Setup of v7:
==> flow/design.v <==
module sensor_if(input sens_active,reset,clk,output passed);
reg [255-1:0] shift_reg;
reg compleated,uninterupted;
  always @(posedge clk) begin
  if(~reset && sens_active && ~uninterupted)begin
      shift_reg <= {shift_reg[255-2:0], sens_active};
      if(shift_reg[255-1])begin
        uninterupted = 1;
        shift_reg <= 0;
      end
    end  
    if(~reset && uninterupted && ~sens_active)begin
      shift_reg <= {shift_reg[255-2:0], ~sens_active};
    end if(uninterupted && shift_reg[255-1] && ~sens_active) begin
      compleated = 1;
    end
    if(reset) begin
      shift_reg <= 0;
      compleated = 0;
      uninterupted = 0;
    end
  end
  assign passed = compleated;
endmodule
clock: 6.12 ns
lec_check: 0
cap_margin: 20
core_margin: 2
core_utilization: 18
slew_margin: 20
run.sh (not shown) runs the stock make flow with config.mk's settings and CLKGATE_MAP_FILE=.
v7 | status: complete | timing, DRC, antenna: pass
--- input diff v7..v42 ---
Settings: CORE_UTILIZATION: 18 -> 72; ABC_AREA: unset -> 1; the clock period (ns, I/O delays scaled along): 6.12 -> 1.48.
[summary]
Relative to v7, the sum of net half-perimeters after detailed placement measured on v42 has increased by more than 100%. Met1 track utilization from global routing (higher): v42. When v42 is set beside v7, its placeable core area turns out to be about 60% smaller. Of the two values seen for class of the most critical setup path, input pin to flip-flop was produced by v7 and flip-flop to primary output by v42.
What v45 does differently from v42 at the input level:
Settings: ABC_AREA: 1 -> unset; SETUP_SLACK_MARGIN: unset -> 0.19; PLACE_DENSITY: unset -> 0.4; the clock period (ns, I/O delays scaled along): 1.48 -> 1.43.
Notes after the runs:
Although it ran to completion, v45 produced a layout that fails the final checks because of negative setup slack. v42 -> v45: sum of routed wire length over all layers decreased by more than a quarter. Async set or reset register ratio after synthesis: v45 vs v42 identical. Higher horizontal die size among v42 and v45: v42. Area after synthesis: v45 lower than v42. What v42 reported for first-iteration DRC count has to be multiplied by 0.58 to get the figure for v45. [v45] post-layout utilization of the core rose 9.0 points relative to v42. Routed metal-1 wirelength sits lower in v45 than in v42. Comparing cell area for v42 and v45, the smaller number came from v45. Cmp v42 and v45 / sum of negative setup slack / lower: v45.
What v33 does differently from v45 at the input level:
Settings: PLACE_DENSITY: 0.4 -> unset; SETUP_SLACK_MARGIN: 0.19 -> unset; CORE_UTILIZATION: 72 -> 70; ABC_AREA: unset -> 1; the clock period (ns, I/O delays scaled along): 1.43 -> 1.46.
Notes after the runs:
- v33 completed; timing, DRC and antenna clean
- Compared to v45, the router laid down more metal wire for v33.
- Hold slack for v33 is higher than for v45.
- The total routing resource utilization after global routing number comes out lower for v45 vs v33.
- Clock buffer and inverter area fraction after layout (lower): v33
- v33 against v45; largest net degree at the start of global routing is up by more than a quarter.
- Worst-case setup margin in the final layout: v33 vs v45 up 0.18 ns
- Cmp v33 vs v45: combinational power higher in v33
- v33 ends up with a total clock buffers created by CTS that is about 20% higher than in v45.
Here is what was changed in the inputs of v53 compared with v33.
Settings: ABC_AREA removed (was 1); CORE_UTILIZATION changed from 70 to 36; the clock period (ns, I/O delays scaled along) changed from 1.46 to 2.57.
[summary]
In v53, the sequential share of layout area came out 20 points above the value in v33. v33 -> v53: max-capacitance violation count delta 0, exact match. Looking at weighted congestion reported at the end of routability-driven placement, v53 sits 0.11 below v33.

Starts from the design.v that is shown in full above.
Settings: LEC_CHECK=0, CAP_MARGIN=20, CORE_MARGIN=2, CORE_UTILIZATION=70, CTS_CLUSTER_SIZE=40, HOLD_SLACK_MARGIN=-0.1, SETUP_SLACK_MARGIN=1.09, SLEW_MARGIN=20; clock period 3.83 ns.
The starting point finished with timing, DRC and antenna clean.
Change:
--- a/flow/config.mk
+++ b/flow/config.mk
@@ -10,4 +10 @@
-export CORE_UTILIZATION = 70
-export CTS_CLUSTER_SIZE = 40
-export HOLD_SLACK_MARGIN = -0.1
-export SETUP_SLACK_MARGIN = 1.09
+export CORE_UTILIZATION = 40
==> flow/constraint.sdc (replaced) <==
create_clock -name core_clock -period 5.0 [get_ports {clk}]
set_input_delay 1.0000 -clock core_clock [delete_from_list [all_inputs] [get_ports {clk}]]
set_output_delay 1.0000 -clock core_clock [all_outputs]
set_load 0.01 [all_outputs]
Effect: Synthesized area is unchanged. Count of clock-buffer cells in the layout fell by 3. Flip-flop count does not change. Via count stays flat. Synthesized cell count stays the same. Critical path depth rose by 1. Wire length rose by a few percent. Clock power fell by about a fifth. Die size rose by well over a third. Global-route usage fell by 9.3 points.

RTL: the design.v shown in full above, as it stands there.
clock: 1.52 ns
lec_check: 0
abc_area: 0
cap_margin: 0
core_aspect_ratio: 1.41
core_margin: 2
core_utilization: 72
cts_cluster_diameter: 316
cts_cluster_size: 26
gpl_timing_driven: 1
hold_slack_margin: 0.07
max_routing_layer: met4
place_density: 0.67
slew_margin: 0
The first run completed with no timing, DRC or antenna violations.
Edit:
- CORE_ASPECT_RATIO: 1.41 -> 0.53
- CTS_CLUSTER_DIAMETER: 316 -> 394
- HOLD_SLACK_MARGIN: 0.07 -> -0.1
- SETUP_SLACK_MARGIN: unset -> 0.45
- SLEW_MARGIN: 0 -> 40
- clock period: 1.52 -> 1.59 ns (I/O delays scaled with it)
After rerunning: Global-route usage climbs by 1.3 points. Synthesized cell count is unchanged. Setup slack improves by 24 ps. Clock-buffer cell count does not change. Core utilization climbs by 4.4 points. Register-to-register slack improves by 20 ps. Final cell count climbs by 4.0%. Die area barely changes. Power drops by 2.8%.
Edit:
- ABC_AREA: 0 -> 1
- CAP_MARGIN: 0 -> 20
- CORE_ASPECT_RATIO: 0.53 -> unset
- CTS_CLUSTER_DIAMETER: 394 -> unset
- CTS_CLUSTER_SIZE: 26 -> unset
- GPL_TIMING_DRIVEN: 1 -> unset
- HOLD_SLACK_MARGIN: -0.1 -> unset
- MAX_ROUTING_LAYER: met4 -> unset
- PLACE_DENSITY: 0.67 -> unset
- SETUP_SLACK_MARGIN: 0.45 -> unset
- SLEW_MARGIN: 40 -> 20
- clock period: 1.59 -> 1.46 ns (I/O delays scaled with it)
The changed run ran to the end with no violations.
Core utilization shrinks by 2.9 points.
Worst setup slack gets worse by 87 ps.
Synthesized cell count rose by 150%.
Edit:
- CORE_UTILIZATION: 72 -> 70
- clock period: 1.46 -> 1.43 ns (I/O delays scaled with it)
Result:
- clock skew hardly moves
- worst hold slack improves by 4.2 ps
- total power goes up by 3.2%
Edit:
- ABC_AREA: 1 -> unset
- CORE_UTILIZATION: 70 -> 72
- PLACE_DENSITY: unset -> 0.95
- SETUP_SLACK_MARGIN: unset -> 0.22
The changed run finished with negative setup slack left.
Via count decreases by about 40%.
Clock power drops by 12%.
Die size shrinks by 42%.
Wire length climbs by 1.4%.
Cell area goes down by 34%.
First-iteration DRC count is higher by 50%.
Total power falls by about 24%.
Combinational power came out lower by about 80%.
Setup slack gets worse by 720 ps.
Edit:
- ABC_AREA: unset -> 1
- PLACE_DENSITY: 0.95 -> unset
- SETUP_SLACK_MARGIN: 0.22 -> unset
- clock period: 1.43 -> 1.45 ns (I/O delays scaled with it)
With this change the flow finished clean.
Total power came out higher by 28%.
Wire length came out lower by 2.3%.
Cell area came out higher by 51%.
Non-clock buffer count came out higher by 16.
Die size came out higher by 68%.
Utilization came out lower by 11 points.
Worst setup slack improved by 740 ps.
Via count came out higher by 62%.
Register-to-register slack improved by 750 ps.
Combinational power came out higher to 4.4 times its value.

## red
Starts from the design.v that is shown in full above.
clock: 1.56 ns
lec_check: 0
abc_area: 0
cap_margin: 0
core_aspect_ratio: 1.01
core_margin: 2
core_utilization: 72
cts_cluster_diameter: 394
cts_cluster_size: 26
gpl_timing_driven: 1
hold_slack_margin: -0.1
max_routing_layer: met4
place_density: 0.67
setup_slack_margin: 0.2
slew_margin: 40
No stage failed in red, and the final checks on the layout all came back clean.
For blue, these inputs were changed with respect to red:
Settings: SETUP_SLACK_MARGIN removed (was 0.2); CTS_CLUSTER_DIAMETER removed (was 394); ABC_AREA changed from 0 to 1; GPL_TIMING_DRIVEN removed (was 1); CAP_MARGIN changed from 0 to 20; PLACE_DENSITY removed (was 0.67); MAX_ROUTING_LAYER removed (was met4); CORE_ASPECT_RATIO removed (was 1.01); CTS_CLUSTER_SIZE removed (was 26); HOLD_SLACK_MARGIN removed (was -0.1); SLEW_MARGIN changed from 40 to 20; the clock period (ns, I/O delays scaled along) changed from 1.56 to 1.43.
Findings:
- Against red as the reference, blue delivers a higher final standard cell count with taps included and fillers excluded.
- The run showing the smaller synthesized cell count is red.
- [diff] leakage component of the power, blue relative to red: regression
- [compare] base=red new=blue: maximum single-stage delay on the critical path shows an increase of 0.02 ns; clock-buffer cell count shows an increase of 27; number of well taps shows an increase of 63%.
- Taking red as the reference point, the die size of blue rises by about 70%.
Here is what was changed in the inputs of green compared with blue.
Settings: an added CTS_CLUSTER_SIZE of 100; an added TNS_END_PERCENT of 10; a change of CORE_UTILIZATION from 72 to 62; a change of the clock period (ns, I/O delays scaled along) from 1.43 to 3.78.
Results
Of blue and green, the lower core area belongs to blue.
Of the two candidates, blue has the worse final worst slack and green the better one.
blue → green: die boundary width rose by 12 µm, number of buffers other than clock buffers in the final layout saw a decrease.
The following lists how orange was set up differently from green:
Settings: TNS_END_PERCENT no longer set, was 10; CORE_UTILIZATION now 72, was 62; CTS_CLUSTER_SIZE no longer set, was 100; the clock period (ns, I/O delays scaled along) now 1.49, was 3.78.
==> results <==
Taking green as the reference, in orange number of stages on the worst setup path -7, worst slew margin relative to its limit +44 points, total track usage +5.4 points, cell area +about 5.4%, cell count +about 0.6%.

RTL: the design.v shown in full above, as it stands there.
Settings: LEC_CHECK=0, CAP_MARGIN=20, CORE_MARGIN=2, CORE_UTILIZATION=40, SLEW_MARGIN=20; clock period 2.57 ns.
Then changed:
CTS_CLUSTER_SIZE = 78   (was default)
HOLD_SLACK_MARGIN = -0.07   (was default)
clock period = 5.0 ns   (was 2.57 ns; I/O delays follow)
What happened: Cell area is lower by 0.96%; first-iteration DRC count rises by about 5.4%; total power went down by 48%; register-to-register slack is better by 2.1 ns; utilization is lower by 0.44 points.
Then changed:
ABC_AREA = 1   (was default)
CELL_PAD_IN_SITES_GLOBAL_PLACEMENT = 3   (was default)
CTS_CLUSTER_DIAMETER = 89   (was default)
CTS_CLUSTER_SIZE = default   (was 78)
HOLD_SLACK_MARGIN = default   (was -0.07)
clock period = 1.91 ns   (was 5.0 ns; I/O delays follow)
Outcome: Now the flow ended with an error in global placement without I/O; die area increases by 68%; area after synthesis increases by 70%; synthesized cell count increases by 150%.
Then changed:
CAP_MARGIN = 30   (was 20)
CTS_CLUSTER_DIAMETER = 22   (was 89)
CTS_CLUSTER_SIZE = 37   (was default)
MIN_ROUTING_LAYER = met2   (was default)
Effect: The new run failed in global placement without I/O with GPL-0301; die area stays the same; synthesized cell count is unchanged; synthesized area does not change.

## lane 1
// sensor_if: RTL as listed in full above, without the edits since
Settings: LEC_CHECK=0, ABC_AREA=1, CAP_MARGIN=0, CORE_ASPECT_RATIO=0.94, CORE_MARGIN=2, CORE_UTILIZATION=71, CTS_CLUSTER_DIAMETER=23, CTS_CLUSTER_SIZE=26, GPL_TIMING_DRIVEN=1, HOLD_SLACK_MARGIN=0.07, MAX_ROUTING_LAYER=met4, PLACE_DENSITY=0.65, SETUP_SLACK_MARGIN=-0.32, SLEW_MARGIN=0; clock period 4.18 ns.
Lane 1 did not stop at any stage, and its layout met the timing, design-rule and antenna checks.
Input-level comparison between lane 2 and lane 1:
Settings: CTS_CLUSTER_DIAMETER now 316, was 23; SETUP_SLACK_MARGIN no longer set, was -0.32; PLACE_DENSITY now 0.37, was 0.65; SLEW_MARGIN now 40, was 0; ABC_AREA now 0, was 1; CORE_UTILIZATION now 72, was 71; CORE_ASPECT_RATIO now 1.41, was 0.94; the clock period (ns, I/O delays scaled along) now 1.43, was 4.18.
Notes after the runs:
Lane 2 vs lane 1: power in the clock group down
A kind of critical path of flip-flop to flip-flop is what lane 2 shows, while primary input to flip-flop belongs to lane 1.
Compare lane 2 and lane 1 | footprint of the multi-input gates higher: lane 1
The final reports for lane 2 and lane 1 show detailed-route wire length on metal 1 lower in the former.
Row combinational power: lane 2 lower / lane 1 higher
Lane 2 vs lane 1, non-clock inverter count in the final layout went down by 258.
Lane 2 vs. lane 1: number of global-route vias before repair went down by 56%.
Lane 2 vs. lane 1: post-route worst setup slack saw a decrease; TritonCTS buffer count saw a decrease.

// sensor_if: RTL as listed in full above, without the edits since
Settings: LEC_CHECK=0, ABC_AREA=1, CAP_MARGIN=20, CORE_MARGIN=2, CORE_UTILIZATION=72, CTS_CLUSTER_DIAMETER=292, CTS_CLUSTER_SIZE=10, PLACE_DENSITY_LB_ADDON=0.01, SETUP_SLACK_MARGIN=0.43, SLEW_MARGIN=20; clock period 1.45 ns.
The baseline finished but failed the layout checks on setup timing.
Rerun with:
--- a/flow/config.mk
+++ b/flow/config.mk
@@ -6,5 +6,4 @@
 export NUM_CORES = 4
 export LEC_CHECK = 0
-export ABC_AREA = 1
 export CAP_MARGIN = 20
 export CORE_MARGIN = 2
@@ -12,5 +11,6 @@
 export CTS_CLUSTER_DIAMETER = 292
 export CTS_CLUSTER_SIZE = 10
+export HOLD_SLACK_MARGIN = 0.29
 export PLACE_DENSITY_LB_ADDON = 0.01
-export SETUP_SLACK_MARGIN = 0.43
+export SETUP_SLACK_MARGIN = 0.08
 export SLEW_MARGIN = 20
The new run ran to the end with violations: setup timing.
Cell count decreases by 56%.
Total power fell by 24%.
Non-clock buffer count went down by 59.
Register-to-register slack loses 0.10 ns.
Global-route usage is lower by 8.7 points.
Worst hold slack gains 0.12 ns.
Final area went down by 38%.
Rerun with:
--- a/flow/config.mk
+++ b/flow/config.mk
@@ -6,4 +6,5 @@
 export NUM_CORES = 4
 export LEC_CHECK = 0
+export ABC_AREA = 1
 export CAP_MARGIN = 20
 export CORE_MARGIN = 2
@@ -11,5 +12,4 @@
 export CTS_CLUSTER_DIAMETER = 292
 export CTS_CLUSTER_SIZE = 10
-export HOLD_SLACK_MARGIN = 0.29
 export PLACE_DENSITY_LB_ADDON = 0.01
 export SETUP_SLACK_MARGIN = 0.08
Outcome:
- Now the flow went through all stages and came out clean
- routed wire length came out higher by 43%
- worst setup slack gets better by 0.17 ns
- cell area came out higher by 55%
- global-route usage came out higher by 5.6 points
- sequential power came out higher by about 12%
- die area came out higher by 68%
- hold slack gets worse by 0.22 ns
Rerun with:
--- a/flow/config.mk
+++ b/flow/config.mk
@@ -6,5 +6,4 @@
 export NUM_CORES = 4
 export LEC_CHECK = 0
-export ABC_AREA = 1
 export CAP_MARGIN = 20
 export CORE_MARGIN = 2
@@ -13,4 +12,3 @@
 export CTS_CLUSTER_SIZE = 10
 export PLACE_DENSITY_LB_ADDON = 0.01
-export SETUP_SLACK_MARGIN = 0.08
 export SLEW_MARGIN = 20
Result:
- The new run went through all stages and came out clean
- global-route usage decreases by 6.2 points
- register-to-register slack gains 0.02 ns
- total power came out lower by 26%
- die area falls by 40%
- setup slack gets better by 0.017 ns
- via count goes down by 56%
- synthesized cell count is lower by 59%
- first-iteration DRC count went down by 66%
- area after synthesis came out lower by 41%

RTL: the design.v shown in full above, as it stands there.
clock: 2.82 ns
lec_check: 0
abc_area: 0
cap_margin: 20
cell_pad_in_sites_global_placement: 2
core_aspect_ratio: 1.8
core_margin: 3
core_utilization: 40
cts_cluster_diameter: 190
cts_cluster_size: 22
gpl_routability_driven: 0
hold_slack_margin: 0.14
max_routing_layer: met4
slew_margin: 35
tns_end_percent: 5
==> next run, changes <==
CELL_PAD_IN_SITES_GLOBAL_PLACEMENT = 3   (was 2)
SLEW_MARGIN = 20   (was 35)
clock period = 3.37 ns   (was 2.82 ns; I/O delays follow)
The new run completed without violations; critical path depth is unchanged; combinational power decreases by about a fifth; hold slack barely changes; sequential power decreases by about a fifth.
Power and IR drop assume default switching activity.
